File: flow/run.sh
#!/bin/bash
# the make line also repeats each setting of config.mk as NAME=value (left out here)
make -C /OpenROAD-flow-scripts/flow DESIGN_CONFIG=/design/flow/config.mk WORK_HOME=/design/flow/orfs CLKGATE_MAP_FILE= finish
File: flow/config.mk
export PLATFORM = sky130hd
export DESIGN_NAME = rrc_filter
export DESIGN_NICKNAME = rrc_filter
export VERILOG_FILES = /design/flow/design.v
export SDC_FILE = /design/flow/constraint.sdc
export NUM_CORES = 4
export LEC_CHECK = 0
export ABC_AREA = 1
export CAP_MARGIN = 20
export CELL_PAD_IN_SITES_DETAIL_PLACEMENT = 0
export CELL_PAD_IN_SITES_GLOBAL_PLACEMENT = 0
export CORE_ASPECT_RATIO = 1.04
export CORE_MARGIN = 2
export CORE_UTILIZATION = 72
export CTS_CLUSTER_DIAMETER = 223
export GPL_ROUTABILITY_DRIVEN = 0
export MAX_ROUTING_LAYER = met4
export PLACE_DENSITY_LB_ADDON = 0.06
export SETUP_SLACK_MARGIN = -0.59
export SLEW_MARGIN = 20
export TNS_END_PERCENT = 50
File: flow/constraint.sdc
create_clock -name core_clock -period 8.02 [get_ports {clk}]
set_input_delay 1.6040 -clock core_clock [delete_from_list [all_inputs] [get_ports {clk}]]
set_output_delay 1.6040 -clock core_clock [all_outputs]
set_load 0.01 [all_outputs]
File: flow/design.v
`timescale 1ns / 1ps
module rrc_filter #(
	parameter WIDTH = 9
)(
	input logic clk,
	input logic rst,
	input logic signed [WIDTH-1:0] filter_in,
	output logic signed [WIDTH-1:0] filter_out
);
	logic signed [WIDTH-1:0] shift_reg_out [0:31];
	logic signed [2*WIDTH-1:0] mul_sum [0:32];
	logic signed [23:0] acc_sum;
	integer i;
	always @(posedge clk or posedge rst) begin
		if(rst) begin
			for(i = 0; i < 32; i=i+1) begin
				shift_reg_out[i] <= 9'b0;
			end
		end
		else begin
			shift_reg_out[0] <= filter_in;
			for(i = 0; i < 31; i=i+1) begin
				shift_reg_out[i+1] <= shift_reg_out[i];
			end
		end
	end
	multiplier_9b #(.WIDTH(9)) MUL0(.mul_in(filter_in), .coefficient(9'd0), .mul_out(mul_sum[0]));
	multiplier_9b #(.WIDTH(9)) MUL1(.mul_in(shift_reg_out[0]), .coefficient(-9'd1), .mul_out(mul_sum[1]));
	multiplier_9b #(.WIDTH(9)) MUL2(.mul_in(shift_reg_out[1]), .coefficient(9'd1),.mul_out(mul_sum[2]));
	multiplier_9b #(.WIDTH(9)) MUL3(.mul_in(shift_reg_out[2]), .coefficient(9'd0),.mul_out(mul_sum[3]));
	multiplier_9b #(.WIDTH(9)) MUL4(.mul_in(shift_reg_out[3]), .coefficient(-9'd1),.mul_out(mul_sum[4]));
	multiplier_9b #(.WIDTH(9)) MUL5(.mul_in(shift_reg_out[4]), .coefficient(9'd2),.mul_out(mul_sum[5]));
	multiplier_9b #(.WIDTH(9)) MUL6(.mul_in(shift_reg_out[5]), .coefficient(9'd0),.mul_out(mul_sum[6]));
	multiplier_9b #(.WIDTH(9)) MUL7(.mul_in(shift_reg_out[6]), .coefficient(-9'd2),.mul_out(mul_sum[7]));
	multiplier_9b #(.WIDTH(9)) MUL8(.mul_in(shift_reg_out[7]), .coefficient(9'd2),.mul_out(mul_sum[8]));
	multiplier_9b #(.WIDTH(9)) MUL9(.mul_in(shift_reg_out[8]), .coefficient(9'd0),.mul_out(mul_sum[9]));
	multiplier_9b #(.WIDTH(9)) MUL10(.mul_in(shift_reg_out[9]), .coefficient(-9'd6),.mul_out(mul_sum[10]));
	multiplier_9b #(.WIDTH(9)) MUL11(.mul_in(shift_reg_out[10]), .coefficient(9'd8),.mul_out(mul_sum[11]));
	multiplier_9b #(.WIDTH(9)) MUL12(.mul_in(shift_reg_out[11]), .coefficient(9'd10),.mul_out(mul_sum[12]));
	multiplier_9b #(.WIDTH(9)) MUL13(.mul_in(shift_reg_out[12]), .coefficient(-9'd28),.mul_out(mul_sum[13]));
	multiplier_9b #(.WIDTH(9)) MUL14(.mul_in(shift_reg_out[13]), .coefficient(-9'd14),.mul_out(mul_sum[14]));
	multiplier_9b #(.WIDTH(9)) MUL15(.mul_in(shift_reg_out[14]), .coefficient(9'd111),.mul_out(mul_sum[15]));
	multiplier_9b #(.WIDTH(9)) MUL16(.mul_in(shift_reg_out[15]), .coefficient(9'd196),.mul_out(mul_sum[16]));
	multiplier_9b #(.WIDTH(9)) MUL17(.mul_in(shift_reg_out[16]), .coefficient(9'd111),.mul_out(mul_sum[17]));
	multiplier_9b #(.WIDTH(9)) MUL18(.mul_in(shift_reg_out[17]), .coefficient(-9'd14),.mul_out(mul_sum[18]));
	multiplier_9b #(.WIDTH(9)) MUL19(.mul_in(shift_reg_out[18]), .coefficient(-9'd28),.mul_out(mul_sum[19]));
	multiplier_9b #(.WIDTH(9)) MUL20(.mul_in(shift_reg_out[19]), .coefficient(9'd10),.mul_out(mul_sum[20]));
	multiplier_9b #(.WIDTH(9)) MUL21(.mul_in(shift_reg_out[20]), .coefficient(9'd8),.mul_out(mul_sum[21]));
	multiplier_9b #(.WIDTH(9)) MUL22(.mul_in(shift_reg_out[21]), .coefficient(-9'd6),.mul_out(mul_sum[22]));
	multiplier_9b #(.WIDTH(9)) MUL23(.mul_in(shift_reg_out[22]), .coefficient(9'd0),.mul_out(mul_sum[23]));
	multiplier_9b #(.WIDTH(9)) MUL24(.mul_in(shift_reg_out[23]), .coefficient(9'd2),.mul_out(mul_sum[24]));
	multiplier_9b #(.WIDTH(9)) MUL25(.mul_in(shift_reg_out[24]), .coefficient(-9'd2),.mul_out(mul_sum[25]));
	multiplier_9b #(.WIDTH(9)) MUL26(.mul_in(shift_reg_out[25]), .coefficient(9'd0),.mul_out(mul_sum[26]));
	multiplier_9b #(.WIDTH(9)) MUL27(.mul_in(shift_reg_out[26]), .coefficient(9'd2),.mul_out(mul_sum[27]));
	multiplier_9b #(.WIDTH(9)) MUL28(.mul_in(shift_reg_out[27]), .coefficient(-9'd1),.mul_out(mul_sum[28]));
	multiplier_9b #(.WIDTH(9)) MUL29(.mul_in(shift_reg_out[28]), .coefficient(9'd0),.mul_out(mul_sum[29]));
	multiplier_9b #(.WIDTH(9)) MUL30(.mul_in(shift_reg_out[29]), .coefficient(9'd1),.mul_out(mul_sum[30]));
	multiplier_9b #(.WIDTH(9)) MUL31(.mul_in(shift_reg_out[30]), .coefficient(-9'd1),.mul_out(mul_sum[31]));
	multiplier_9b #(.WIDTH(9)) MUL32(.mul_in(shift_reg_out[31]), .coefficient(9'd0),.mul_out(mul_sum[32]));
	always_comb begin : accumulate_sum
		acc_sum = mul_sum[0] + mul_sum[1] + mul_sum[2] + mul_sum[3] + mul_sum[4] + 
		mul_sum[5] + mul_sum[6] + mul_sum[7] + mul_sum[8] + mul_sum[9] + 
		mul_sum[10] + mul_sum[11] + mul_sum[12] + mul_sum[13] + mul_sum[14] + 
		mul_sum[15] + mul_sum[16] + mul_sum[17] + mul_sum[18] + mul_sum[19] + 
		mul_sum[20] + mul_sum[21] + mul_sum[22] + mul_sum[23] + mul_sum[24] + 
		mul_sum[25] + mul_sum[26] + mul_sum[27] + mul_sum[28] + mul_sum[29] + 
		mul_sum[30] + mul_sum[31] + mul_sum[32];  
	end
	logic signed [15:0] trunc_frac_sum;
	assign trunc_frac_sum = acc_sum[23:8];
	always_ff @( posedge clk or posedge rst ) begin : blockName
		if(rst) begin
			filter_out <= 0;
		end
		else if(trunc_frac_sum > 255) begin
			filter_out <= 255;
		end
		else if(trunc_frac_sum < -256) begin
			filter_out <= -256;
		end
		else begin
			filter_out <= trunc_frac_sum;
		end
	end
endmodule
module multiplier_9b #(
	parameter WIDTH = 9
)(
	input logic signed [WIDTH-1:0] mul_in,
	input logic signed [WIDTH-1:0] coefficient,
	output logic signed [2*WIDTH-1:0] mul_out
);
	assign mul_out = mul_in * coefficient;
endmodule
==> impl_metrics.json, run 1 <==
{
  "outcome": "complete, but fails checks",
  "violatedChecks": "setup timing",
  "crit_type": "reg -> reg",
  "avgViaCountPerCell": 5.69,
  "logic_family": "adder cells",
  "arrival_ns": 9.86,
  "synth-simple-area-share_pct": 4.94,
  "whs_path_depth": 0,
  "die_x_um": 189,
  "ff2ff_path_depth": 37,
  "synth.mux.area_fraction_pct": 0,
  "path_clk_slew_ns": 0.06,
  "yosysTopAreaCellShare_pct": 31.8,
  "critPathLaunchType": "register",
  "rsz0062_at_grt": "true",
  "fill_cells": 1588,
  "comb_area_mm2": 0.0171,
  "htree_levels": 2,
  "async_reset_ff_share_pct": 100,
  "aoi_share_pct": 4.17,
  "clock_latency_ns": 0.54,
  "yosys.area.top_type": "fa_1",
  "grt_pass1_vias": 20293,
  "synth_flops": 288,
  "setup_viol": 9,
  "grtUsageTotal_pct": 38.5,
  "maxCapViolCount": 0,
  "routedWlPerCell_um": 22.4,
  "fin_hold_ws_ns": 0.346,
  "worstPathRequired_ns": 8.42,
  "place_hpwl_mm": 50.9,
  "synth-edff-count": 0,
  "core_util_floorplan_pct": 73.0,
  "hp-class": "reg -> reg",
  "cts_tree": "done",
  "cp-endpoint": "filter_out[6]",
  "synthTopCellsByArea": "fa_1 (32%), dfrtp_1 (28%), ha_1 (16%)",
  "wl_met1_mm": 24.2,
  "reg2reg_from": "shift_reg_out[16][4]",
  "path_delay_family": "adder cells",
  "seq_area_frac_synth_pct": 28.0,
  "xor_area_share_pct": 4.90,
  "finalHoldViolCount": 0,
  "drtIter0Drc": 1471,
  "ys_area_mm2": 0.0257,
  "antenna_found_initial": 2,
  "chipArea_mm2": 0.0372,
  "worstHoldStart": "shift_reg_out[22][2]",
  "tns_ns": -12.62,
  "hold_path_end": "shift_reg_out[23][2]",
  "ant_nets": 0,
  "dr_wl_met3_mm": 4.69,
  "io_pins": 20,
  "reg2reg_setup_slack_ns": -1.43,
  "synth-adder-area-share_pct": 47.9,
  "overflow": 0,
  "root_buffer": "clkbuf_16",
  "rows": 70,
  "ys_cells": 2344,
  "fin_ws_ns": -1.43,
  "timing.rr.end": "filter_out[6]",
  "top_cell": "inv_1",
  "slew_headroom_pct": 28.6,
  "coreArea_mm2": 0.0352,
  "finalMaxSlewViolations": 0,
  "avgSynthCellArea_um2": 11.0,
  "vias": 18054,
  "synth.distinct_cells": 35,
  "cp_max_fo": 8,
  "period_needed_ns": 9.45,
  "layout.nets": 3432,
  "ys_warn_count": 4,
  "critical_path_depth": 37,
  "clock_path_buffers": 3,
  "skew_ns": 0.0242,
  "tightest_slew_ns": 1.06,
  "warning_count": 66,
  "finalInstanceArea_mm2": 0.0309,
  "cpMaxStageDelayCell": "fa_1",
  "grt_max_degree": 147,
  "common_cells": "inv_1 (690), fa_1 (409), ha_1 (330)",
  "cp-startpoint": "shift_reg_out[16][4]",
  "drt_first_pass_iters": 5,
  "syn-num-nets": 3094,
  "fmax_ghz": 0.106,
  "placedInstanceArea_mm2": 0.0285,
  "cts_made_buffers": 34,
  "pre_cts_slack_ns": -1.50,
  "io_buffers": 19,
  "area_delta_synth_final_pct": 20.3,
  "crit_path_max_incr_delay_ns": 0.62,
  "synthFlopType": "dfrtp_1",
  "cts.sinks": 288,
  "drc": 0,
  "routed.top_layer": "met4",
  "crit_buf_inv": 9,
  "route.antenna.diode_count": 0,
  "syn_inst": 2344,
  "register_area_mm2": 0.00722,
  "finalClockPeriodUsage_pct": 118,
  "path_common_cell": "fa_1",
  "wl_met2_mm": 37.1,
  "grt_pass1_wl_mm": 105,
  "routed_wl_mm": 71.1,
  "die_y_um": 197,
  "cp-end-kind": "register",
  "syn_area_mm2": 0.0257
}
==> layer usage <==
| layer | GRT usage, % | vias up |
|---|---|---|
| met5 | - | - |
| met4 | 17.8 | 0 |
| met3 | 6.36 | 361 |
| met2 | 67.7 | 837 |
| met1 | 43.2 | 9176 |
| li1 | - | 7680 |
==> stage by stage <==
step | instances | utilization [%]
finish | 3172 | 87.9
global route | 3172 | 87.9
CTS | 3160 | 85.3
detailed placement | 3093 | 80.9
global placement | 3093 | 80.9
floorplan | 2344 | -
==> cell type report <==
class / instances / share of cell area, %
multi-input combinational: 1365 / 55.4
sequential: 288 / 23.3
inverter: 690 / 8.39
timing repair buffer: 303 / 7.68
clock buffer: 39 / 2.91
tap: 468 / 1.89
clock inverter: 19 / 0.445
==> what timing repair did <==
item | 4_1_cts | 5_1_grt
setup buffers | 10 | 13
gates cloned | 0 | 0
endpoints found under the hold margin | 0 | 0
pin swaps | 75 | 118
hold buffers | 0 | 0
setup endpoints to repair | 9 | 9
gates resized | 87 | 167
==> inputs of run 2 (changes only) <==
Settings changed: CELL_PAD_IN_SITES_DETAIL_PLACEMENT 0 to default, CELL_PAD_IN_SITES_GLOBAL_PLACEMENT 0 to default, CORE_ASPECT_RATIO 1.04 to default, CORE_MARGIN 2 to 6, CORE_UTILIZATION 72 to 15, CTS_CLUSTER_DIAMETER 223 to default, CTS_CLUSTER_SIZE from default to 77, GPL_ROUTABILITY_DRIVEN 0 to default, MAX_ROUTING_LAYER met4 to default, MIN_ROUTING_LAYER from default to met1, PLACE_DENSITY from default to 0.91, PLACE_DENSITY_LB_ADDON 0.06 to default, SETUP_SLACK_MARGIN -0.59 to default, SLEW_MARGIN 20 to 5, TNS_END_PERCENT 50 to default.
Clock period 8.02 ns to 13.9 ns, I/O delays scaled along.
==> run 2 against run 1 <==
  * The run now finishes clean
  * Fmax down 4.9%
  * Die size rose to 4.9 times the previous value
  * Sequential cell count unchanged
  * Synthesized area unchanged
  * Critical path type unchanged
==> impl_metrics.json, run 2 <==
{
  "syn_inst": 2344,
  "warning_count": 64,
  "critical_path_depth": 38,
  "cp-end-kind": "register",
  "cts.sinks": 288,
  "antenna_found_initial": 3,
  "synthFlopType": "dfrtp_1",
  "timing.rr.end": "filter_out[4]",
  "cp_max_fo": 17,
  "vias": 16081,
  "finalClockPeriodUsage_pct": 71.5,
  "common_cells": "inv_1 (690), fa_1 (409), ha_1 (330)",
  "finalMaxSlewViolations": 0,
  "cts_hold_buf": 0,
  "synth-edff-count": 0,
  "whs_path_depth": 0,
  "path_clk_slew_ns": 0.07,
  "io_pins": 20,
  "tightest_slew_ns": 1.01,
  "synth_flops": 288,
  "drc": 0,
  "core_util_floorplan_pct": 15.1,
  "xor_area_share_pct": 4.90,
  "ff2ff_path_depth": 38,
  "synth-simple-area-share_pct": 4.94,
  "ant_nets": 0,
  "reg2reg_setup_slack_ns": 3.96,
  "cp-endpoint": "filter_out[4]",
  "routedWlPerCell_um": 13.4,
  "overflow": 0,
  "skew_ns": 0.0400,
  "worstPathRequired_ns": 14.39,
  "cts_tree": "done",
  "chipArea_mm2": 0.182,
  "clock_path_buffers": 3,
  "path_delay_family": "adder cells",
  "maxCapViolCount": 0,
  "seq_area_frac_synth_pct": 28.0,
  "slew_headroom_pct": 32.8,
  "logic_family": "adder cells",
  "clock_latency_ns": 0.61,
  "synth.distinct_cells": 35,
  "crit_buf_inv": 8,
  "fmax_ghz": 0.101,
  "setup_viol": 0,
  "crit_type": "reg -> reg",
  "drtIter0Drc": 1138,
  "root_buffer": "clkbuf_16",
  "cts_made_buffers": 29,
  "synth.mux.area_fraction_pct": 0,
  "critPathLaunchType": "register",
  "worstHoldStart": "shift_reg_out[2][5]",
  "yosys.area.top_type": "fa_1",
  "place_hpwl_mm": 51.3,
  "cpMaxStageDelayCell": "dfrtp_1",
  "hp-class": "reg -> reg",
  "grt_max_degree": 122,
  "postCtsSetupRepairBufs": 0,
  "reg2reg_from": "shift_reg_out[14][8]",
  "top_cell": "inv_1",
  "grt_pass1_vias": 18674,
  "aoi_share_pct": 4.17,
  "ys_area_mm2": 0.0257,
  "async_reset_ff_share_pct": 100,
  "cts_resized": 0,
  "crit_path_max_incr_delay_ns": 0.82,
  "syn_area_mm2": 0.0257,
  "drt_first_pass_iters": 5,
  "io_buffers": 19,
  "die_y_um": 426,
  "period_needed_ns": 9.94,
  "final_core_util_pct": 17.5,
  "grtUsageTotal_pct": 6.89,
  "arrival_ns": 10.42,
  "synth-adder-area-share_pct": 47.9,
  "cp-startpoint": "shift_reg_out[14][8]",
  "syn-num-nets": 3094,
  "routed_wl_mm": 62.0,
  "rsz0062_at_grt": "false",
  "finalHoldViolCount": 0,
  "tns_ns": 0,
  "path_common_cell": "fa_1",
  "layout.nets": 3147,
  "coreArea_mm2": 0.170,
  "rows": 151,
  "area_delta_synth_final_pct": 15.7,
  "avgSynthCellArea_um2": 11.0,
  "gp_congestion": 0.924,
  "ys_warn_count": 4,
  "synthTopCellsByArea": "fa_1 (32%), dfrtp_1 (28%), ha_1 (16%)",
  "outcome": "timing/DRC/antenna clean",
  "htree_levels": 1,
  "yosysTopAreaCellShare_pct": 31.8,
  "avgViaCountPerCell": 3.46,
  "ys_cells": 2344,
  "grt_pass1_wl_mm": 100,
  "die_x_um": 426,
  "hold_path_end": "shift_reg_out[3][5]"
}
[run 2: per-layer routing]
layer  routed length (um)  GRT usage (%)
met3                 3860           1.17
met2                31500           12.6
met4                 3880           3.73
met5                    0              0
met1                22700           7.61
[run 2: area by class of cell]
cell class	instances	area (um2)
timing repair buffer	23	238
fill	18141	140000
multi-input combinational	1365	15900
clock buffer	34	764
clock inverter	20	255
inverter	690	2600
tap	2218	2780
sequential	288	7210
antenna	3	7.51
[run 2: metrics by stage]
stage / std cells / hold slack [ns] / area, um2 / setup slack [ns]
floorplan: 2344 / 0.331 / 25700 / 3.17
global placement: 4582 / 0.332 / 28700 / 4.19
detailed placement: 4582 / 0.335 / 28700 / 4.00
CTS: 4636 / 0.313 / 29700 / 3.93
global route: 4639 / 0.316 / 29800 / 3.21
finish: 4641 / 0.316 / 29800 / 3.96
==> inputs of run 3 (changes only) <==
Settings changed: ABC_AREA 1 to default, CORE_MARGIN 6 to 2, CORE_UTILIZATION 15 to 45, CTS_CLUSTER_SIZE 77 to default, MIN_ROUTING_LAYER met1 to default, PLACE_DENSITY 0.91 to default, SLEW_MARGIN 5 to 20.
Clock period 13.9 ns to 4.04 ns, I/O delays scaled along.
==> run 3 against run 2 <==
  * Now fails the layout checks on setup timing
  * Die size is 68% lower
  * Synthesized cell count is 7.0% lower
  * Clock skew is 0.013 ns lower
  * Critical path depth is 5 lower
  * Via count is 2.5% higher
  * Design area is 11% higher
  * Critical path type unchanged
  * Largest cell class unchanged
==> impl_metrics.json, run 3 <==
{
  "outcome": "complete, but fails checks",
  "violatedChecks": "setup timing",
  "htree_levels": 2,
  "drtIter0Drc": 705,
  "io_pins": 20,
  "gp_congestion": 0.871,
  "worstHoldStart": "shift_reg_out[25][3]",
  "crit_path_max_incr_delay_ns": 0.60,
  "finalMaxSlewViolations": 0,
  "crit_buf_inv": 7,
  "whs_path_depth": 0,
  "coreArea_mm2": 0.0562,
  "fmax_ghz": 0.103,
  "drt_first_pass_iters": 4,
  "skew_ns": 0.0271,
  "cp-startpoint": "shift_reg_out[14][1]",
  "logic_family": "adder cells",
  "rsz0062_at_grt": "true",
  "seq_area_frac_synth_pct": 28.3,
  "cp-end-kind": "register",
  "cp-endpoint": "filter_out[6]",
  "cts_tree": "done",
  "slew_headroom_pct": 52.9,
  "place_hpwl_mm": 51.9,
  "root_buffer": "clkbuf_16",
  "io_buffers": 19,
  "finalClockPeriodUsage_pct": 239,
  "yosys.area.top_type": "fa_1",
  "synth.mux.area_fraction_pct": 0.0393,
  "die_x_um": 242,
  "fin_ws_ns": -5.64,
  "synth-simple-area-share_pct": 3.44,
  "avgViaCountPerCell": 4.67,
  "syn_inst": 2181,
  "dp.cells": 3424,
  "path_clk_slew_ns": 0.06,
  "synthFlopType": "dfrtp_1",
  "period_needed_ns": 9.68,
  "worstPathRequired_ns": 4.49,
  "synthTopCellsByArea": "fa_1 (32%), dfrtp_1 (28%), ha_1 (16%)",
  "grt_max_degree": 63,
  "path_common_cell": "fa_1",
  "cpMaxStageDelayCell": "fa_2",
  "layout.nets": 3494,
  "hold_path_end": "shift_reg_out[26][3]",
  "grt_pass1_wl_mm": 103,
  "drc": 0,
  "routedWlPerCell_um": 17.3,
  "antenna_found_initial": 6,
  "cts.sinks": 288,
  "clock_path_buffers": 3,
  "grt_pass1_vias": 19515,
  "ant_nets": 0,
  "avgSynthCellArea_um2": 11.7,
  "critPathLaunchType": "register",
  "top_cell": "inv_1",
  "ys_cells": 2181,
  "setup_viol": 9,
  "synth.distinct_cells": 54,
  "syn-num-nets": 2931,
  "ff2ff_path_depth": 33,
  "async_reset_ff_share_pct": 100,
  "common_cells": "inv_1 (607), fa_1 (409), ha_1 (330)",
  "aoi_share_pct": 5.99,
  "synth-edff-count": 0,
  "reg2reg_from": "shift_reg_out[14][1]",
  "critical_path_depth": 33,
  "ys_area_mm2": 0.0254,
  "cts_made_buffers": 37,
  "yosysTopAreaCellShare_pct": 32.2,
  "warning_count": 64,
  "chipArea_mm2": 0.0585,
  "routed_wl_mm": 61.2,
  "final_cells": 3530,
  "finalHoldViolCount": 0,
  "maxCapViolCount": 0,
  "synth-adder-area-share_pct": 48.4,
  "area_delta_synth_final_pct": 29.9,
  "die_y_um": 242,
  "cp_max_fo": 8,
  "timing.rr.end": "filter_out[6]",
  "tightest_slew_ns": 0.705,
  "arrival_ns": 10.12,
  "clock_latency_ns": 0.58,
  "xor_area_share_pct": 4.71,
  "synth_flops": 288,
  "vias": 16487,
  "grtUsageTotal_pct": 22.6,
  "path_delay_family": "adder cells",
  "rows": 87,
  "overflow": 0,
  "hp-class": "reg -> reg",
  "syn_area_mm2": 0.0254,
  "pre_cts_slack_ns": -6.12,
  "fill_cells": 4610,
  "core_util_floorplan_pct": 45.3,
  "cts_hold_buf": 0,
  "reg2reg_setup_slack_ns": -5.64,
  "crit_type": "reg -> reg",
  "ys_warn_count": 4
}
## run 3: layout make-up
type                    instances  area, um2  area share, %
diodes                          1       2.50        0.00757
clock buffers                  45       1010           3.04
clock inverters                23        420           1.27
inverters                     607       2280           6.91
multi-input cells            1280      17000           51.3
flip-flops and latches        288       7220           21.9
well taps                     756        946           2.86
repair buffers                530       4210           12.7
## run 3: per-layer routing
metal | up-vias | global-route usage, % | share of wire (%)
met3 | 113 | 3.62 | 4.0
met4 | 2 | 7.32 | 3.6
met5 | - | 0 | 0.020
met1 | 8371 | 28.8 | 42
li1 | 7808 | - | -
met2 | 193 | 39.3 | 50
## run 3: what timing repair did
action,4_1_cts,5_1_grt
resized,110,62
pin swaps,86,89
setup endpoints to repair,9,9
buffers inserted,25,12
endpoints found under the hold margin,0,0
## run 3: stage by stage
| stage | TNS (ns) | hold WS [ns] | instance area, um2 | util, % |
|---|---|---|---|---|
| 4_1_cts | -50.52 | 0.345 | 32600 | 58.0 |
| 5_1_grt | -53.89 | 0.346 | 33000 | 58.8 |
| 3_3_place_gp | -53.05 | 0.332 | 30400 | 54.1 |
| 3_5_place_dp | -54.53 | 0.335 | 30400 | 54.1 |
| 6_report | -50.40 | 0.345 | 33000 | 58.8 |
| 2_1_floorplan | -218.27 | 0.331 | 25600 | - |
==> inputs of run 4 (changes only) <==
Settings changed: ABC_AREA from default to 1, CORE_UTILIZATION 45 to 72, CTS_CLUSTER_SIZE from default to 99.
Clock period 4.04 ns to 6.32 ns, I/O delays scaled along.
==> run 4 against run 3 <==
  * The layout still fails its checks (setup timing)
  * Fmax increased by 2.7%
  * Sequential cell count unchanged
  * Design area decreased by 5.4%
  * Register-to-register slack improved by 2.5 ns
  * Utilization increased by 29 points
  * Final cell count decreased by 6.9%
  * Sequential share of layout area increased by 1.3 points
  * Clock-buffer cell count decreased by 1
  * Worst hold slack about the same
  * Largest cell class unchanged
==> impl_metrics.json, run 4 <==
{
  "finalInstanceArea_mm2": 0.0313,
  "fmax_ghz": 0.106,
  "syn-num-nets": 3094,
  "worstPathRequired_ns": 6.79,
  "cpMaxStageDelayCell": "fa_1",
  "die_x_um": 193,
  "yosysTopAreaCellShare_pct": 31.8,
  "grtUsageTotal_pct": 40.9,
  "reg2reg_setup_slack_ns": -3.10,
  "area_delta_synth_final_pct": 21.5,
  "crit_type": "reg -> reg",
  "coreArea_mm2": 0.0354,
  "hp-class": "reg -> reg",
  "finalMaxSlewViolations": 0,
  "ys_area_mm2": 0.0257,
  "grt_pass1_wl_mm": 112,
  "avgSynthCellArea_um2": 11.0,
  "rows": 69,
  "chipArea_mm2": 0.0372,
  "synthFlopType": "dfrtp_1",
  "xor_area_share_pct": 4.90,
  "final_core_util_pct": 88.3,
  "overflow": 0,
  "timing.rr.end": "filter_out[1]",
  "top_cell": "inv_1",
  "synth-simple-area-share_pct": 4.94,
  "root_buffer": "clkbuf_16",
  "cts_tree": "done",
  "seq_area_frac_synth_pct": 28.0,
  "crit_path_max_incr_delay_ns": 0.59,
  "fin_ws_ns": -3.10,
  "fin_hold_ws_ns": 0.346,
  "aoi_share_pct": 4.17,
  "cts_hold_buf": 0,
  "synth-edff-count": 0,
  "cp-endpoint": "filter_out[1]",
  "io_pins": 20,
  "ant_nets": 0,
  "synth.mux.area_fraction_pct": 0,
  "synth-adder-area-share_pct": 47.9,
  "critical_path_depth": 36,
  "drc": 0,
  "warning_count": 69,
  "syn_area_mm2": 0.0257,
  "placedInstanceArea_mm2": 0.0298,
  "io_buffers": 19,
  "finalClockPeriodUsage_pct": 149,
  "path_delay_family": "adder cells",
  "finalHoldViolCount": 0,
  "synth.distinct_cells": 35,
  "syn_inst": 2344,
  "cp-startpoint": "shift_reg_out[14][2]",
  "path_common_cell": "fa_1",
  "tightest_slew_ns": 0.927,
  "cp-end-kind": "register",
  "ff2ff_path_depth": 36,
  "clock_latency_ns": 0.60,
  "setup_viol": 9,
  "synthTopCellsByArea": "fa_1 (32%), dfrtp_1 (28%), ha_1 (16%)",
  "core_util_floorplan_pct": 72.7,
  "avgViaCountPerCell": 5.52,
  "globalRouteMet1Util_pct": 47.7,
  "crit_buf_inv": 8,
  "hold_path_end": "shift_reg_out[26][5]",
  "vias": 18138,
  "yosys.area.top_type": "fa_1",
  "logic_family": "adder cells",
  "arrival_ns": 9.90,
  "met3_usage_pct": 9.47,
  "grt_pass1_vias": 21091,
  "layout.nets": 3552,
  "ys_cells": 2344,
  "violatedChecks": "setup timing",
  "rsz0062_at_grt": "true",
  "place_hpwl_mm": 54.7,
  "whs_path_depth": 0,
  "ys_warn_count": 4,
  "routedWlPerCell_um": 21.7,
  "cts.sinks": 288,
  "path_clk_slew_ns": 0.07,
  "gr-max-usage-layer": "met2",
  "worstHoldStart": "shift_reg_out[25][5]",
  "gp_congestion": 0.929,
  "clock_path_buffers": 3,
  "skew_ns": 0.0290,
  "cts_made_buffers": 30,
  "critPathLaunchType": "register",
  "grt_max_degree": 116,
  "cp_max_fo": 8,
  "use_met2_pct": 69.2,
  "slew_headroom_pct": 38.2,
  "htree_levels": 1,
  "outcome": "complete, but fails checks",
  "synth_flops": 288,
  "drtIter0Drc": 1076,
  "async_reset_ff_share_pct": 100,
  "drt_first_pass_iters": 7,
  "reg2reg_from": "shift_reg_out[14][2]",
  "fill_cells": 1602,
  "die_y_um": 193,
  "antenna_found_initial": 1,
  "common_cells": "inv_1 (690), fa_1 (409), ha_1 (330)",
  "period_needed_ns": 9.42,
  "maxCapViolCount": 0,
  "routed_wl_mm": 71.4
}
## run 4: cell type report
type                       instances  area (um2)  share of cell area [%]
antenna                            1        2.50                 0.00801
inverter                         690        2590                    8.30
multi-input combinational       1365       16500                    52.9
sequential                       288        7220                    23.1
clock buffer                      44         873                    2.79
timing repair buffer             427        3270                    10.5
tap                              461         577                    1.85
clock inverter                    11         174                   0.557
## run 4: routing by layer
layer  routed length, um  vias up
li1                    -     7919
met1               26000     9138
met2               35500      737
met3                4680      344
met4                5170        0
met5                   0        -
## run 4: stage by stage
step                      cells  TNS, ns  setup WS (ns)
after floorplan            2344   -19.13          -2.15
after global placement     3223   -24.53          -2.76
after detailed placement   3223   -25.76          -2.89
after CTS                  3283   -25.13          -2.82
after global routing       3286   -30.88          -3.47
final                      3287   -27.69          -3.10
## run 4: repair_timing
item | CTS | global route
gates resized | 26 | 44
pin swaps | 40 | 34
setup buffers | 5 | 3
hold endpoints to repair | 0 | 0
endpoints found under the setup margin | 9 | 9
==> inputs of run 5 (changes only) <==
Settings changed: ABC_AREA 1 to default, CTS_CLUSTER_SIZE 99 to default, PLACE_DENSITY_LB_ADDON from default to 0.16, SETUP_SLACK_MARGIN from default to 1.65.
Clock period 6.32 ns to 10.5 ns, I/O delays scaled along.
==> run 5 against run 4 <==
  * The run now finishes clean
  * Sequential cell count is the same
  * Sequential share of layout area increased by 1.9 points
  * Worst hold slack worse by 0.0033 ns
  * Clock-buffer cell count fell by 2
  * Fmax down 3.8%
  * Wire length down 15%
  * Critical path type unchanged
  * Largest cell class unchanged
  * Highest routed layer is now met5
==> impl_metrics.json, run 5 <==
{
  "clock_latency_ns": 0.57,
  "drc": 0,
  "tns_ns": 0,
  "htree_levels": 2,
  "skew_ns": 0.0147,
  "cp-startpoint": "shift_reg_out[16][4]",
  "slew_headroom_pct": 41.8,
  "rsz0062_at_grt": "true",
  "aoi_share_pct": 5.99,
  "worstHoldStart": "shift_reg_out[28][8]",
  "worstPathRequired_ns": 10.94,
  "common_cells": "inv_1 (607), fa_1 (409), ha_1 (330)",
  "cp-endpoint": "filter_out[3]",
  "syn-num-nets": 2931,
  "grt_max_degree": 73,
  "cpMaxStageDelayCell": "fa_1",
  "ys_area_mm2": 0.0254,
  "ys_cells": 2181,
  "grtUsageTotal_pct": 35.8,
  "warning_count": 65,
  "arrival_ns": 10.24,
  "async_reset_ff_share_pct": 100,
  "pre_cts_slack_ns": 0.153,
  "path_delay_family": "adder cells",
  "cts_hold_buf": 0,
  "synth_flops": 288,
  "io_buffers": 19,
  "finalClockPeriodUsage_pct": 93.3,
  "syn_area_mm2": 0.0254,
  "xor_area_share_pct": 4.71,
  "finalMaxSlewViolations": 0,
  "drt_first_pass_iters": 5,
  "synth-edff-count": 0,
  "syn_inst": 2181,
  "routed_wl_mm": 60.3,
  "avgViaCountPerCell": 5.64,
  "layout.nets": 3049,
  "tightest_slew_ns": 0.873,
  "maxCapViolCount": 0,
  "crit_path_max_incr_delay_ns": 0.56,
  "register_area_mm2": 0.00723,
  "setup_viol": 0,
  "top_cell": "inv_1",
  "cts_made_buffers": 34,
  "fill_cells": 1884,
  "root_buffer": "clkbuf_16",
  "reg2reg_setup_slack_ns": 0.70,
  "core_util_floorplan_pct": 73.3,
  "ys_warn_count": 4,
  "rows": 68,
  "grt_pass1_wl_mm": 97.3,
  "coreArea_mm2": 0.0347,
  "yosysTopAreaCellShare_pct": 32.2,
  "dp.cells": 2657,
  "cp_max_fo": 8,
  "cts_tree": "done",
  "comb_area_mm2": 0.0169,
  "die_y_um": 192,
  "gp_congestion": 0.909,
  "crit_type": "reg -> reg",
  "synth.mux.area_fraction_pct": 0.0393,
  "synth-simple-area-share_pct": 3.44,
  "chipArea_mm2": 0.0369,
  "cp-end-kind": "register",
  "reg2reg_from": "shift_reg_out[16][4]",
  "ant_nets": 0,
  "seq_area_frac_synth_pct": 28.3,
  "finalHoldViolCount": 0,
  "cts.sinks": 288,
  "path_clk_slew_ns": 0.06,
  "ff2ff_path_depth": 40,
  "clock_path_buffers": 3,
  "area_delta_synth_final_pct": 13.5,
  "antenna_found_initial": 1,
  "vias": 15649,
  "route.antenna.diode_count": 0,
  "avgSynthCellArea_um2": 11.7,
  "path_common_cell": "inv_1",
  "synth.distinct_cells": 54,
  "synth-adder-area-share_pct": 48.4,
  "critPathLaunchType": "register",
  "grt_pass1_vias": 18128,
  "whs_path_depth": 0,
  "crit_buf_inv": 12,
  "place_hpwl_mm": 46.2,
  "overflow": 0,
  "hold_path_end": "shift_reg_out[29][8]",
  "synthFlopType": "dfrtp_1",
  "outcome": "timing/DRC/antenna clean",
  "finalInstanceArea_mm2": 0.0289,
  "yosys.area.top_type": "fa_1",
  "io_pins": 20,
  "fin_ws_ns": 0.703,
  "critical_path_depth": 40,
  "fmax_ghz": 0.102,
  "placedInstanceArea_mm2": 0.0264,
  "final_cells": 2774,
  "hp-class": "reg -> reg",
  "period_needed_ns": 9.80,
  "logic_family": "adder cells",
  "synthTopCellsByArea": "fa_1 (32%), dfrtp_1 (28%), ha_1 (16%)",
  "routedWlPerCell_um": 21.7,
  "timing.rr.end": "filter_out[3]",
  "drtIter0Drc": 855,
  "die_x_um": 192
}
[run 5: metrics by stage]
stage,hold WS (ns),util [%]
after CTS,0.345,82.5
after detailed placement,0.335,76.0
after global routing,0.349,83.2
after global placement,0.333,76.0
after floorplan,0.331,-
final,0.342,83.2
[run 5: metal layers]
metal	vias up	wire [um]	track usage, %
li1	6884	-	-
met1	8111	23300	44.3
met2	467	30300	60.0
met3	185	3580	8.35
met4	2	3100	16.8
met5	-	13	0
[run 5: final cells by class]
class                   count  area share, %
multi-input cells        1280           58.7
flip-flops and latches    288           25.0
inverters                 607           7.91
clock buffers              42           3.15
repair buffers             88           2.57
well taps                 455           1.97
clock inverters            14          0.698
[run 5: timing repair]
item,4_1_cts,5_1_grt
endpoints found under the setup margin,9,9
setup buffers,49,12
pin swaps,91,24
gates resized,142,32
==> inputs of run 6 (changes only) <==
Settings changed: ABC_AREA from default to 1, CELL_PAD_IN_SITES_DETAIL_PLACEMENT from default to 0, CELL_PAD_IN_SITES_GLOBAL_PLACEMENT from default to 0, CORE_ASPECT_RATIO from default to 1.04, CORE_UTILIZATION 72 to 71, CTS_CLUSTER_DIAMETER from default to 205, GPL_ROUTABILITY_DRIVEN from default to 0, MAX_ROUTING_LAYER from default to met4, PLACE_DENSITY_LB_ADDON 0.16 to 0.01, SETUP_SLACK_MARGIN 1.65 to -0.32, TNS_END_PERCENT from default to 50.
Clock period 10.5 ns to 5.69 ns, I/O delays scaled along.
==> run 6 against run 5 <==
  * The layout now fails its checks (setup timing)
  * Worst hold slack got worse by 0.012 ns
  * Synthesized area increased by 1.1%
  * Final cell count increased by 20%
  * Register-to-register slack got worse by 4.6 ns
  * First-iteration DRC count increased by 47%
  * Synthesized cell count increased by 7.5%
  * Largest cell class unchanged
  * Non-clock buffer count increased by 372
  * Clock-buffer cell count increased by 2
  * Utilization increased by 5.6 points
==> impl_metrics.json, run 6 <==
{
  "outcome": "complete, but fails checks",
  "violatedChecks": "setup timing",
  "synth.mux.area_fraction_pct": 0,
  "chipArea_mm2": 0.0378,
  "grt_pass1_wl_mm": 109,
  "io_buffers": 19,
  "synthFlopType": "dfrtp_1",
  "route.antenna.diode_count": 0,
  "ff2ff_path_depth": 41,
  "yosysTopAreaCellShare_pct": 31.8,
  "htree_levels": 2,
  "synth-simple-area-share_pct": 4.94,
  "core_util_floorplan_pct": 71.5,
  "fin_hold_ws_ns": 0.331,
  "routedWlPerCell_um": 21.2,
  "overflow": 0,
  "root_buffer": "clkbuf_16",
  "warning_count": 68,
  "async_reset_ff_share_pct": 100,
  "cts_tree": "done",
  "reg2reg_setup_slack_ns": -3.91,
  "period_needed_ns": 9.60,
  "fmax_ghz": 0.104,
  "cts.sinks": 288,
  "whs_path_depth": 0,
  "finalClockPeriodUsage_pct": 169,
  "ys_cells": 2344,
  "path_common_cell": "fa_1",
  "syn_inst": 2344,
  "fin_ws_ns": -3.91,
  "skew_ns": 0.0491,
  "drt_first_pass_iters": 6,
  "path_delay_family": "adder cells",
  "worstPathRequired_ns": 6.14,
  "path_clk_slew_ns": 0.07,
  "cts_made_buffers": 34,
  "common_cells": "inv_1 (690), fa_1 (409), ha_1 (330)",
  "die_y_um": 198,
  "finalMaxSlewViolations": 0,
  "syn-num-nets": 3094,
  "avgSynthCellArea_um2": 11.0,
  "aoi_share_pct": 4.17,
  "antenna_found_initial": 1,
  "hp-class": "reg -> reg",
  "logic_family": "adder cells",
  "ant_nets": 0,
  "ys_warn_count": 4,
  "rsz0062_at_grt": "true",
  "top_cell": "inv_1",
  "avgViaCountPerCell": 5.53,
  "synth.distinct_cells": 35,
  "xor_area_share_pct": 4.90,
  "seq_area_frac_synth_pct": 28.0,
  "maxCapViolCount": 0,
  "crit_buf_inv": 12,
  "rows": 71,
  "cp-end-kind": "register",
  "tightest_slew_ns": 0.700,
  "synth-edff-count": 0,
  "die_x_um": 191,
  "place_hpwl_mm": 52.9,
  "clock_latency_ns": 0.58,
  "tns_ns": -34.98,
  "grtUsageTotal_pct": 40.1,
  "coreArea_mm2": 0.0360,
  "setup_viol": 9,
  "synth-adder-area-share_pct": 47.9,
  "vias": 18479,
  "grt_pass1_vias": 20795,
  "layout.nets": 3589,
  "clock_path_buffers": 3,
  "area_delta_synth_final_pct": 24.2,
  "arrival_ns": 10.05,
  "slew_headroom_pct": 53.3,
  "syn_area_mm2": 0.0257,
  "synth_flops": 288,
  "yosys.area.top_type": "fa_1",
  "hold_path_end": "shift_reg_out[29][5]",
  "timing.rr.end": "filter_out[3]",
  "crit_type": "reg -> reg",
  "cp_max_fo": 8,
  "finalHoldViolCount": 0,
  "drtIter0Drc": 1260,
  "routed_wl_mm": 70.8,
  "drc": 0,
  "synthTopCellsByArea": "fa_1 (32%), dfrtp_1 (28%), ha_1 (16%)",
  "cp-endpoint": "filter_out[3]",
  "critPathLaunchType": "register",
  "cp-startpoint": "shift_reg_out[16][4]",
  "reg2reg_from": "shift_reg_out[16][4]",
  "cpMaxStageDelayCell": "fa_1",
  "ys_area_mm2": 0.0257,
  "grt_max_degree": 131,
  "io_pins": 20,
  "critical_path_depth": 41,
  "worstHoldStart": "shift_reg_out[28][5]",
  "crit_path_max_incr_delay_ns": 0.58
}
[run 6: layout make-up]
class	count	area (um2)
Multi-Input combinational cell	1365	16800
Timing Repair Buffer	460	3570
Inverter	690	2590
Clock inverter	18	231
Fill cell	1591	4040
Sequential cell	288	7220
Clock buffer	44	928
Tap cell	474	593
[run 6: repair_timing]
action,4_1_cts,5_1_grt
resized,113,69
pin swaps,67,59
hold buffers,0,0
buffers inserted,7,11
endpoints found under the hold margin,0,0
endpoints found under the setup margin,9,9
gates cloned,0,0
[run 6: metrics by stage]
| step | setup slack (ns) | area (um2) | std cells | utilization [%] |
|---|---|---|---|---|
| 2_1_floorplan | -3.33 | 25700 | 2344 | - |
| 3_3_place_gp | -3.62 | 29700 | 3261 | 82.6 |
| 3_5_place_dp | -3.81 | 29700 | 3261 | 82.6 |
| 4_1_cts | -3.41 | 31600 | 3328 | 87.8 |
| 5_1_grt | -4.21 | 31900 | 3339 | 88.8 |
| 6_report | -3.91 | 31900 | 3339 | 88.8 |
[run 6: metal layers]
| metal | GRT usage, % | part of all wire [%] | up-vias |
|---|---|---|---|
| met5 | - | 0 | - |
| met4 | 20.8 | 7.0 | 0 |
| met1 | 45.3 | 35 | 9389 |
| met2 | 68.1 | 51 | 753 |
| met3 | 7.71 | 6.6 | 355 |
| li1 | - | - | 7982 |
==> inputs of run 7 (changes only) <==
Settings changed: CELL_PAD_IN_SITES_DETAIL_PLACEMENT 0 to default, CELL_PAD_IN_SITES_GLOBAL_PLACEMENT 0 to default, CORE_ASPECT_RATIO 1.04 to default, CORE_UTILIZATION 71 to 72, CTS_CLUSTER_DIAMETER 205 to default, GPL_ROUTABILITY_DRIVEN 0 to default, MAX_ROUTING_LAYER met4 to default, PLACE_DENSITY from default to 0.41, PLACE_DENSITY_LB_ADDON 0.01 to default, SETUP_SLACK_MARGIN -0.32 to default, TNS_END_PERCENT 50 to 5.
Clock period 5.69 ns to 7.15 ns, I/O delays scaled along.
==> run 7 against run 6 <==
  * Still fails the layout checks on setup timing
  * Die size decreased by 1.4%
  * Worst setup slack better by 1.6 ns
  * Critical path depth fell by 5
  * Design area increased by 0.22%
  * Sequential cell count unchanged
  * Global-route usage is 3.8 points higher
  * First-iteration DRC count grew 37%
  * Synthesized area is the same
==> impl_metrics.json, run 7 <==
{
  "maxCapViolCount": 0,
  "reg2reg_from": "shift_reg_out[14][7]",
  "top_cell": "inv_1",
  "ys_area_mm2": 0.0257,
  "period_needed_ns": 9.48,
  "tns_ns": -20.80,
  "fin_ws_ns": -2.33,
  "finalHoldViolCount": 0,
  "critical_path_depth": 36,
  "vias": 19578,
  "synth_flops": 288,
  "ff2ff_path_depth": 36,
  "cp-end-kind": "register",
  "ant_nets": 0,
  "whs_path_depth": 0,
  "xor_area_share_pct": 4.90,
  "area_delta_synth_final_pct": 24.4,
  "worstPathRequired_ns": 7.58,
  "path_delay_family": "adder cells",
  "slew_headroom_pct": 45.2,
  "drc": 0,
  "io_buffers": 19,
  "antenna_found_initial": 4,
  "gp_congestion": 0.938,
  "yosys.area.top_type": "fa_1",
  "cts_tree": "done",
  "syn-num-nets": 3094,
  "routed_wl_mm": 84.3,
  "die_y_um": 193,
  "outcome": "complete, but fails checks",
  "grtUsageTotal_pct": 43.9,
  "grt_pass1_vias": 21960,
  "die_x_um": 193,
  "synth-simple-area-share_pct": 4.94,
  "cp_max_fo": 8,
  "placedInstanceArea_mm2": 0.0297,
  "clock_path_buffers": 3,
  "yosysTopAreaCellShare_pct": 31.8,
  "common_cells": "inv_1 (690), fa_1 (409), ha_1 (330)",
  "hold_path_end": "shift_reg_out[26][7]",
  "finalClockPeriodUsage_pct": 133,
  "hp-class": "reg -> reg",
  "path_common_cell": "fa_1",
  "ys_cells": 2344,
  "coreArea_mm2": 0.0354,
  "synthFlopType": "dfrtp_1",
  "fmax_ghz": 0.105,
  "path_clk_slew_ns": 0.06,
  "critPathLaunchType": "register",
  "violatedChecks": "setup timing",
  "grt_max_degree": 127,
  "tightest_slew_ns": 0.822,
  "layout.nets": 3586,
  "root_buffer": "clkbuf_16",
  "drt_first_pass_iters": 6,
  "synth-adder-area-share_pct": 47.9,
  "arrival_ns": 9.91,
  "cts.sinks": 288,
  "syn_inst": 2344,
  "setup_viol": 9,
  "syn_area_mm2": 0.0257,
  "htree_levels": 2,
  "place_hpwl_mm": 53.8,
  "crit_buf_inv": 7,
  "overflow": 0,
  "ys_warn_count": 4,
  "avgViaCountPerCell": 5.90,
  "routedWlPerCell_um": 25.4,
  "cp-endpoint": "filter_out[2]",
  "io_pins": 20,
  "grt_pass1_wl_mm": 120,
  "timing.rr.end": "filter_out[2]",
  "skew_ns": 0.0217,
  "reg2reg_setup_slack_ns": -2.33,
  "synth.mux.area_fraction_pct": 0,
  "finalInstanceArea_mm2": 0.0320,
  "synthTopCellsByArea": "fa_1 (32%), dfrtp_1 (28%), ha_1 (16%)",
  "rsz0062_at_grt": "true",
  "finalMaxSlewViolations": 0,
  "clock_latency_ns": 0.57,
  "avgSynthCellArea_um2": 11.0,
  "worstHoldStart": "shift_reg_out[25][7]",
  "warning_count": 71,
  "chipArea_mm2": 0.0372,
  "final_core_util_pct": 90.4,
  "seq_area_frac_synth_pct": 28.0,
  "drtIter0Drc": 1720,
  "aoi_share_pct": 4.17,
  "synth-edff-count": 0,
  "cp-startpoint": "shift_reg_out[14][7]",
  "async_reset_ff_share_pct": 100,
  "cts_hold_buf": 0,
  "cpMaxStageDelayCell": "fa_1",
  "rows": 69,
  "crit_type": "reg -> reg",
  "crit_path_max_incr_delay_ns": 0.60,
  "cts_made_buffers": 34,
  "synth.distinct_cells": 35,
  "fill_cells": 1335,
  "logic_family": "adder cells",
  "core_util_floorplan_pct": 72.7
}
==> run 7: repair_timing <==
item / in CTS / in global routing
setup endpoints to repair: 9 / 9
hold endpoints to repair: 0 / 0
pin swaps: 90 / 70
buffers inserted: 9 / 8
resized: 111 / 107
==> run 7: final cells by class <==
| cell class | instances | area [um2] | share of cell area, % |
|---|---|---|---|
| antenna | 2 | 5.00 | 0.0156 |
| clock buffer | 46 | 997 | 3.12 |
| clock inverter | 10 | 114 | 0.356 |
| inverter | 690 | 2600 | 8.11 |
| multi-input combinational | 1365 | 17000 | 53.0 |
| sequential | 288 | 7220 | 22.6 |
| tap | 461 | 577 | 1.80 |
| timing repair buffer | 457 | 3530 | 11.0 |
==> run 7: per-stage QoR <==
stage          instances  worst slack (ns)  hold WS (ns)
2_1_floorplan       2344             -1.87         0.331
3_3_place_gp        3246             -2.11         0.332
3_5_place_dp        3246             -2.32         0.335
4_1_cts             3310             -2.03         0.344
5_1_grt             3318             -2.65         0.350
6_report            3319             -2.33         0.335
==> run 7: metal layers <==
| layer | GRT usage (%) | vias up | wire, um |
|---|---|---|---|
| met2 | 71.5 | 1250 | 38800 |
| met3 | 11.9 | 581 | 8990 |
| li1 | - | 7978 | - |
| met1 | 50.3 | 9761 | 27600 |
| met4 | 31.8 | 8 | 8740 |
| met5 | 0.928 | - | 201 |
==> inputs of run 8 (changes only) <==
Settings changed: CTS_CLUSTER_DIAMETER from default to 324, CTS_CLUSTER_SIZE from default to 15, PLACE_DENSITY 0.41 to default, PLACE_DENSITY_LB_ADDON from default to 0.16, SETUP_SLACK_MARGIN from default to 2.91, TNS_END_PERCENT 5 to default.
Clock period 7.15 ns to 10.3 ns, I/O delays scaled along.
==> run 8 against run 7 <==
  * Highest routed layer is now met4
  * Sequential cell count unchanged
  * Register-to-register slack improved by 3.4 ns
  * Clock skew increased by 0.0053 ns
  * Now clean on timing, DRC and antenna
  * Non-clock buffer count decreased by 392
==> impl_metrics.json, run 8 <==
{
  "met3_usage_pct": 4.62,
  "htree_levels": 1,
  "grt_pass1_vias": 17824,
  "final_core_util_pct": 80.0,
  "slew_headroom_pct": 34.8,
  "ant_nets": 0,
  "tns_ns": 0,
  "common_cells": "inv_1 (690), fa_1 (409), ha_1 (330)",
  "path_delay_family": "adder cells",
  "syn-num-nets": 3094,
  "chipArea_mm2": 0.0372,
  "xor_area_share_pct": 4.90,
  "cts_tree": "done",
  "drt_first_pass_iters": 5,
  "critical_path_depth": 39,
  "cp-startpoint": "shift_reg_out[14][3]",
  "area_delta_synth_final_pct": 10.1,
  "outcome": "timing/DRC/antenna clean",
  "crit_buf_inv": 8,
  "seq_area_frac_synth_pct": 28.0,
  "synth.mux.area_fraction_pct": 0,
  "gr-max-usage-layer": "met2",
  "worstPathRequired_ns": 10.75,
  "ys_area_mm2": 0.0257,
  "drc": 0,
  "warning_count": 66,
  "cts_made_buffers": 23,
  "timing.rr.end": "filter_out[0]",
  "ys_warn_count": 4,
  "critPathLaunchType": "register",
  "logic_family": "adder cells",
  "synthTopCellsByArea": "fa_1 (32%), dfrtp_1 (28%), ha_1 (16%)",
  "finalMaxSlewViolations": 0,
  "routedWlPerCell_um": 20.8,
  "ff2ff_path_depth": 39,
  "place_hpwl_mm": 49.2,
  "path_clk_slew_ns": 0.09,
  "crit_type": "reg -> reg",
  "routed_wl_mm": 60.3,
  "synthFlopType": "dfrtp_1",
  "path_common_cell": "fa_1",
  "layout.nets": 3183,
  "core_util_floorplan_pct": 72.7,
  "syn_inst": 2344,
  "async_reset_ff_share_pct": 100,
  "synth_flops": 288,
  "io_pins": 20,
  "avgViaCountPerCell": 5.49,
  "overflow": 0,
  "cts.sinks": 288,
  "die_x_um": 193,
  "clock_path_buffers": 3,
  "cp_max_fo": 8,
  "reg2reg_from": "shift_reg_out[14][3]",
  "route.antenna.diode_count": 0,
  "root_buffer": "clkbuf_16",
  "antenna_found_initial": 0,
  "yosysTopAreaCellShare_pct": 31.8,
  "setup_viol": 0,
  "ys_cells": 2344,
  "yosys.area.top_type": "fa_1",
  "aoi_share_pct": 4.17,
  "arrival_ns": 9.68,
  "top_cell": "inv_1",
  "vias": 15896,
  "drtIter0Drc": 912,
  "synth-adder-area-share_pct": 47.9,
  "cp-endpoint": "filter_out[0]",
  "globalRouteMet1Util_pct": 49.7,
  "final_cells": 2897,
  "syn_area_mm2": 0.0257,
  "grtUsageTotal_pct": 35.2,
  "cp-end-kind": "register",
  "coreArea_mm2": 0.0354,
  "synth.distinct_cells": 35,
  "hp-class": "reg -> reg",
  "io_buffers": 19,
  "reg2reg_setup_slack_ns": 1.06,
  "avgSynthCellArea_um2": 11.0,
  "skew_ns": 0.0270,
  "cpMaxStageDelayCell": "fa_2",
  "tightest_slew_ns": 0.978,
  "finalHoldViolCount": 0,
  "grt_pass1_wl_mm": 96.7,
  "synth-simple-area-share_pct": 4.94,
  "crit_path_max_incr_delay_ns": 0.60,
  "maxCapViolCount": 0,
  "rsz0062_at_grt": "true",
  "cts_hold_buf": 0,
  "rows": 69,
  "finalClockPeriodUsage_pct": 89.7,
  "fmax_ghz": 0.108,
  "gp_congestion": 0.940,
  "synth-edff-count": 0,
  "worstHoldStart": "shift_reg_out[28][4]",
  "die_y_um": 193,
  "whs_path_depth": 0,
  "use_met2_pct": 58.5,
  "hold_path_end": "shift_reg_out[29][4]",
  "period_needed_ns": 9.24,
  "grt_max_degree": 179,
  "dp.cells": 2827,
  "clock_latency_ns": 0.55
}
run 8: per-layer routing:
metal | share of wire, % | vias up
li1 | - | 7147
met1 | 43 | 8241
met2 | 49 | 405
met3 | 4.7 | 103
met4 | 3.4 | 0
met5 | 0 | -
run 8: metrics by stage:
| step | hold WS [ns] | worst slack (ns) | cell area (um2) |
|---|---|---|---|
| 6_report | 0.347 | 1.06 | 28300 |
| 5_1_grt | 0.352 | 0.833 | 28300 |
| 4_1_cts | 0.347 | 1.17 | 27900 |
| 3_5_place_dp | 0.336 | 0.941 | 26900 |
| 3_3_place_gp | 0.332 | 1.04 | 26900 |
| 2_1_floorplan | 0.331 | 1.83 | 26100 |
run 8: cell type report:
cell class              count  area [um2]
flip-flops and latches    288        7240
inverters                 690        2590
multi-input cells        1365       16700
clock inverters             1        16.3
well taps                 461         577
fillers                  2174        7090
clock buffers              27         591
repair buffers             65         548
run 8: timing repair:
item | CTS | global route
pin swaps | 49 | 75
setup buffers | 24 | 18
endpoints found under the hold margin | 0 | 0
gates resized | 51 | 79
endpoints found under the setup margin | 9 | 9
==> inputs of run 9 (changes only) <==
Settings changed: ABC_AREA 1 to default, CORE_UTILIZATION 72 to 40, CTS_CLUSTER_DIAMETER 324 to default, CTS_CLUSTER_SIZE 15 to default, PLACE_DENSITY_LB_ADDON 0.16 to default, SETUP_SLACK_MARGIN 2.91 to 0.29.
Clock period 10.3 ns to 10.2 ns, I/O delays scaled along.
==> run 9 against run 8 <==
  * Still clean
  * Register-to-register slack worse by 0.70 ns
  * Global-route usage down 17 points
  * Design area up 2.3%
  * Wire length down 7.9%
  * Non-clock buffer count up 12
  * First-iteration DRC count down 26%
  * Worst hold slack worse by 0.0075 ns
  * Largest cell class unchanged
==> impl_metrics.json, run 9 <==
{
  "warning_count": 64,
  "pre_cts_slack_ns": -0.151,
  "hp-class": "reg -> reg",
  "ant_nets": 0,
  "antenna_found_initial": 2,
  "layout.nets": 3039,
  "cp-startpoint": "shift_reg_out[14][2]",
  "path_common_cell": "fa_1",
  "slew_headroom_pct": 33.9,
  "yosys.area.top_type": "fa_1",
  "common_cells": "inv_1 (607), fa_1 (409), ha_1 (330)",
  "crit_path_max_incr_delay_ns": 0.67,
  "dp.cells": 3075,
  "fmax_ghz": 0.102,
  "period_needed_ns": 9.83,
  "comb_area_mm2": 0.0165,
  "grt_max_degree": 154,
  "drc": 0,
  "core_util_floorplan_pct": 40.4,
  "route.antenna.diode_count": 0,
  "whs_path_depth": 0,
  "cp-end-kind": "register",
  "wl_met1_mm": 25.2,
  "maxCapViolCount": 0,
  "cp_max_fo": 8,
  "io_buffers": 19,
  "xor_area_share_pct": 4.71,
  "crit_buf_inv": 5,
  "vias": 14769,
  "chipArea_mm2": 0.0657,
  "aoi_share_pct": 5.99,
  "tightest_slew_ns": 0.984,
  "routed.top_layer": "met4",
  "ys_cells": 2181,
  "synth.distinct_cells": 54,
  "async_reset_ff_share_pct": 100,
  "syn-num-nets": 2931,
  "worstHoldStart": "shift_reg_out[8][6]",
  "grt_pass1_vias": 16422,
  "final_cells": 3161,
  "syn_inst": 2181,
  "cts_tree": "done",
  "syn_area_mm2": 0.0254,
  "yosysTopAreaCellShare_pct": 32.2,
  "skew_ns": 0.0156,
  "finalClockPeriodUsage_pct": 96.4,
  "crit_type": "reg -> reg",
  "htree_levels": 2,
  "logic_family": "adder cells",
  "fill_cells": 5715,
  "synth_flops": 288,
  "register_area_mm2": 0.00722,
  "drtIter0Drc": 676,
  "critPathLaunchType": "register",
  "drt_first_pass_iters": 4,
  "place_hpwl_mm": 46.0,
  "dr_wl_met3_mm": 2.02,
  "finalMaxSlewViolations": 0,
  "fin_ws_ns": 0.366,
  "worstPathRequired_ns": 10.68,
  "die_y_um": 256,
  "synth-edff-count": 0,
  "path_delay_family": "adder cells",
  "cts.sinks": 288,
  "rows": 92,
  "critical_path_depth": 33,
  "wl_met2_mm": 27.3,
  "gp_congestion": 0.847,
  "die_x_um": 256,
  "arrival_ns": 10.31,
  "cp-endpoint": "filter_out[5]",
  "ys_warn_count": 4,
  "finalHoldViolCount": 0,
  "top_cell": "inv_1",
  "root_buffer": "clkbuf_16",
  "timing.rr.end": "filter_out[5]",
  "grt_pass1_wl_mm": 90.4,
  "setup_viol": 0,
  "synth.mux.area_fraction_pct": 0.0393,
  "hold_path_end": "shift_reg_out[9][6]",
  "grtUsageTotal_pct": 17.8,
  "ff2ff_path_depth": 33,
  "synth-simple-area-share_pct": 3.44,
  "cts_made_buffers": 35,
  "placedInstanceArea_mm2": 0.0269,
  "finalInstanceArea_mm2": 0.0290,
  "routed_wl_mm": 55.6,
  "clock_latency_ns": 0.57,
  "avgSynthCellArea_um2": 11.7,
  "io_pins": 20,
  "coreArea_mm2": 0.0630,
  "path_clk_slew_ns": 0.06,
  "reg2reg_from": "shift_reg_out[14][2]",
  "clock_path_buffers": 3,
  "rsz0062_at_grt": "true",
  "routedWlPerCell_um": 17.6,
  "synth-adder-area-share_pct": 48.4,
  "cpMaxStageDelayCell": "fa_2",
  "avgViaCountPerCell": 4.67,
  "area_delta_synth_final_pct": 13.8,
  "synthFlopType": "dfrtp_1",
  "reg2reg_setup_slack_ns": 0.37,
  "seq_area_frac_synth_pct": 28.3,
  "synthTopCellsByArea": "fa_1 (32%), dfrtp_1 (28%), ha_1 (16%)",
  "ys_area_mm2": 0.0254,
  "outcome": "timing/DRC/antenna clean",
  "overflow": 0
}
[run 9: layer usage]
layer / up-vias / global-route usage, %
li1: 6868 / -
met1: 7634 / 24.9
met2: 199 / 29.4
met3: 68 / 2.69
met4: 0 / 3.70
met5: - / 0
[run 9: area by class of cell]
| class | count | share of cell area [%] |
|---|---|---|
| well taps | 846 | 3.66 |
| repair buffers | 77 | 2.27 |
| clock buffers | 45 | 3.33 |
| clock inverters | 18 | 0.860 |
| flip-flops and latches | 288 | 25.0 |
| multi-input cells | 1280 | 57.1 |
| inverters | 607 | 7.88 |
[run 9: timing repair]
item	in CTS	in global routing
hold buffers	0	0
gates cloned	0	0
setup endpoints to repair	9	9
pin swaps	14	69
resized	28	89
buffers inserted	5	18
[run 9: metrics by stage]
| stage | util, % | TNS (ns) | hold slack (ns) |
|---|---|---|---|
| 2_1_floorplan | - | 0 | 0.331 |
| 3_3_place_gp | 42.8 | 0 | 0.331 |
| 3_5_place_dp | 42.8 | -1.09 | 0.335 |
| 4_1_cts | 45.0 | 0 | 0.329 |
| 5_1_grt | 46.0 | 0 | 0.333 |
| 6_report | 46.0 | 0 | 0.339 |
